==> flow/design.v (excerpt) <==
module div_unit
(
    input  logic        clk,
    input  logic        rst,
    input  logic        issue,           
    input  logic [2:0]  funct3,          
    input  logic [6:0]  opcode,
    input  logic [4:0]  rd,
    input  logic [5:0]  pd,
    input  logic [2:0]  rob_idx,
    input  logic [31:0] pc,
    input  logic [31:0] ps1_value,
    input  logic [31:0] ps2_value,
    output logic        ready,           
    input  logic        cdb_dequeue,     
    output logic        res_valid,
    output logic [4:0]  res_rd,
    output logic [5:0]  res_pd,
    output logic [2:0]  res_rob_idx,
    output logic [31:0] res_value,
    output logic [31:0] res_rs1_value,
    output logic [31:0] res_rs2_value,
    output logic [31:0] res_pc,
    output logic [31:0] res_pc_next,
    output logic [6:0]  res_opcode
);
rv32i_types::rs_to_div_t rs;
rv32i_types::cdb_entry_t res;
always_comb begin
    rs               = '0;
    rs.valid         = issue;
    rs.funct3        = funct3;
    rs.opcode        = opcode;
    rs.rd            = rd;
    rs.pd            = pd;
    rs.rob_entry_idx = rob_idx;
    rs.pc            = pc;
end
divider_exec div (
    .rs_to_div                  (rs),
    .ps1_value                  (ps1_value),
    .ps2_value                  (ps2_value),
    .clk                        (clk),
    .rst                        (rst),
    .cdb_arb_dequeue            (cdb_dequeue),
    .res_station_select_from_RS (issue),
    .div_queue_result           (res),
  ...
make LEC_CHECK=0 ABC_AREA=1 CAP_MARGIN=0 CELL_PAD_IN_SITES_DETAIL_PLACEMENT=2 CORE_MARGIN=2 CORE_UTILIZATION=62 CTS_CLUSTER_DIAMETER=290 CTS_CLUSTER_SIZE=98 GPL_ROUTABILITY_DRIVEN=0 GPL_TIMING_DRIVEN=0 MAX_ROUTING_LAYER=met4 MIN_ROUTING_LAYER=met2 PLACE_DENSITY_LB_ADDON=0.04 SLEW_MARGIN=20 TNS_END_PERCENT=35 finish   # period 3.93 ns
run.sh (not shown) runs the stock make flow with config.mk's settings and CLKGATE_MAP_FILE=.
The baseline never finished: it broke off in 3_5_place_dp (DPL-0033).
==> next run, changes <==
Settings changed: ABC_AREA 1 to unset, CAP_MARGIN 0 to 20, CELL_PAD_IN_SITES_DETAIL_PLACEMENT 2 to unset, CORE_UTILIZATION 62 to 67, CTS_CLUSTER_DIAMETER 290 to unset, CTS_CLUSTER_SIZE 98 to 37, GPL_ROUTABILITY_DRIVEN 0 to unset, GPL_TIMING_DRIVEN 0 to unset, HOLD_SLACK_MARGIN set to 0.29, MAX_ROUTING_LAYER met4 to unset, MIN_ROUTING_LAYER met2 to unset, PLACE_DENSITY_LB_ADDON 0.04 to unset, TNS_END_PERCENT 35 to unset.
Clock period 3.93 ns to 3.72 ns, I/O delays scaled along.
=>
- With this change the flow finished but fails on setup timing
- area after synthesis went down by roughly a tenth
- synthesized cell count went down by a quarter to a third
- die size went down by about a fifth
==> next run, changes <==
Settings changed: ABC_AREA set to 1, SETUP_SLACK_MARGIN set to 0.05.
Clock period 3.72 ns to 3.32 ns, I/O delays scaled along.
Effect: The changed run finished with setup timing left. Final area grows by a little under a tenth. Sequential share of layout area shrinks by 2.6 points. Clock skew grows by 0.019 ns. Setup slack is better by 0.68 ns. Total power grows by about a fifth.
==> next run, changes <==
Settings changed: ABC_AREA 1 to unset, CAP_MARGIN 20 to 10, CORE_UTILIZATION 67 to 72, CTS_CLUSTER_SIZE 37 to unset, HOLD_SLACK_MARGIN 0.29 to unset, SETUP_SLACK_MARGIN 0.05 to -0.36.
Clock period 3.32 ns to 3.59 ns, I/O delays scaled along.
Now the flow did not get past 5_1_grt.
Area after synthesis goes down by 11%.
Die size goes down by 16%.
Synthesized cell count goes down by 32%.

* * *

div_unit again, from the RTL that the note above started with.
Settings: LEC_CHECK=0, CAP_MARGIN=35, CELL_PAD_IN_SITES_GLOBAL_PLACEMENT=3, CORE_MARGIN=2, CORE_UTILIZATION=40, CTS_CLUSTER_DIAMETER=305, MAX_ROUTING_LAYER=met4, PLACE_DENSITY=0.6, SLEW_MARGIN=0; clock period 5.5 ns.
The baseline completed without violations.
Change:
CAP_MARGIN = 20   (was 35)
CELL_PAD_IN_SITES_GLOBAL_PLACEMENT = not set   (was 3)
CORE_UTILIZATION = 70   (was 40)
CTS_CLUSTER_DIAMETER = not set   (was 305)
MAX_ROUTING_LAYER = not set   (was met4)
PLACE_DENSITY = not set   (was 0.6)
SLEW_MARGIN = 20   (was 0)
clock period = 3.92 ns   (was 5.5 ns; I/O delays follow)
What happened:
- With this change the flow finished with setup timing left
- global-route usage went up by 24 points
- setup slack got worse by 1.4 ns
- utilization came out higher by 43 points
- critical path depth stays the same
- cell area came out higher by 5.2%
- first-iteration DRC count goes up to 5.3 times its value
- non-clock buffer count rose by 107
- clock skew barely changes
Change:
CORE_UTILIZATION = 21   (was 70)
PLACE_DENSITY = 0.6   (was not set)
clock period = 5.38 ns   (was 3.92 ns; I/O delays follow)
Outcome: With this change the flow finished clean. Die size climbs to 3.3 times its value. Core utilization came out lower by 66 points. Power is lower by 33%. Routed wire length goes down by 23%. Register-to-register slack improved by 1.5 ns. Clock power came out lower by 31%.
Change:
CORE_UTILIZATION = 70   (was 21)
CTS_CLUSTER_DIAMETER = 198   (was not set)
CTS_CLUSTER_SIZE = 34   (was not set)
HOLD_SLACK_MARGIN = -0.09   (was not set)
MAX_ROUTING_LAYER = met4   (was not set)
SETUP_SLACK_MARGIN = 0.91   (was not set)
clock period = 3.46 ns   (was 5.38 ns; I/O delays follow)
After rerunning: The changed run did not get past global routing (5_1_grt) on GRT-0116. Synthesized cell count stays the same. Die area went down by 69%. Synthesized area is unchanged.

* * *

Starting RTL as in the previous note.
export LEC_CHECK = 0
export ABC_AREA = 1
export CAP_MARGIN = 25
export CELL_PAD_IN_SITES_DETAIL_PLACEMENT = 2
export CORE_MARGIN = 2
export CORE_UTILIZATION = 62
export CTS_CLUSTER_DIAMETER = 290
export CTS_CLUSTER_SIZE = 98
export GPL_ROUTABILITY_DRIVEN = 0
export GPL_TIMING_DRIVEN = 0
export MAX_ROUTING_LAYER = met4
export MIN_ROUTING_LAYER = met2
export PLACE_DENSITY = 0.8
export SLEW_MARGIN = 20
export TNS_END_PERCENT = 55
create_clock -name core_clock -period 3.93 [get_ports {clk}]
The first run failed in detailed placement (3_5_place_dp).
Next try:
ABC_AREA = unset   (was 1)
CAP_MARGIN = 20   (was 25)
CELL_PAD_IN_SITES_DETAIL_PLACEMENT = unset   (was 2)
CORE_UTILIZATION = 64   (was 62)
CTS_CLUSTER_DIAMETER = unset   (was 290)
CTS_CLUSTER_SIZE = unset   (was 98)
GPL_ROUTABILITY_DRIVEN = unset   (was 0)
GPL_TIMING_DRIVEN = unset   (was 0)
MAX_ROUTING_LAYER = unset   (was met4)
MIN_ROUTING_LAYER = unset   (was met2)
PLACE_DENSITY = unset   (was 0.8)
TNS_END_PERCENT = unset   (was 55)
clock period = 3.72 ns   (was 3.93 ns; I/O delays follow)
Outcome:
- This time the run finished but fails on setup timing
- die area fell by roughly a tenth
- area after synthesis fell by roughly a tenth
- synthesized cell count fell by a quarter to a third
Next try:
ABC_AREA = 1   (was unset)
CORE_UTILIZATION = 72   (was 64)
CTS_CLUSTER_DIAMETER = 364   (was unset)
CTS_CLUSTER_SIZE = 95   (was unset)
PLACE_DENSITY = 0.36   (was unset)
SETUP_SLACK_MARGIN = -0.25   (was unset)
TNS_END_PERCENT = 10   (was unset)
clock period = 2.56 ns   (was 3.72 ns; I/O delays follow)
The changed run died in clock tree synthesis (4_1_cts).
Synthesized area increases by 12%.
Synthesized cell count increases by 48%.
Die area decreases by 0.55%.
Next try:
ABC_AREA = 0   (was 1)
CORE_UTILIZATION = 70   (was 72)
CTS_CLUSTER_DIAMETER = 201   (was 364)
CTS_CLUSTER_SIZE = 36   (was 95)
HOLD_SLACK_MARGIN = -0.08   (was unset)
PLACE_DENSITY = unset   (was 0.36)
SETUP_SLACK_MARGIN = 0.93   (was -0.25)
TNS_END_PERCENT = unset   (was 10)
clock period = 3.23 ns   (was 2.56 ns; I/O delays follow)
What happened:
- This time the run never finished: it broke off in global routing (5_1_grt), error DPL-0038
- area after synthesis falls by about 10%
- die size goes down by 7.9%
- synthesized cell count shrinks by 32%
Next try:
ABC_AREA = 1   (was 0)
CTS_CLUSTER_DIAMETER = unset   (was 201)
CTS_CLUSTER_SIZE = 37   (was 36)
HOLD_SLACK_MARGIN = 0.29   (was -0.08)
SETUP_SLACK_MARGIN = 0.92   (was 0.93)
clock period = 3.1 ns   (was 3.23 ns; I/O delays follow)
=>
- The changed run died in global routing (5_1_grt)
- area after synthesis went up by 12%
- synthesized cell count came out higher by about 50%
- die area rises by about 12%
Power and IR drop assume default switching activity.
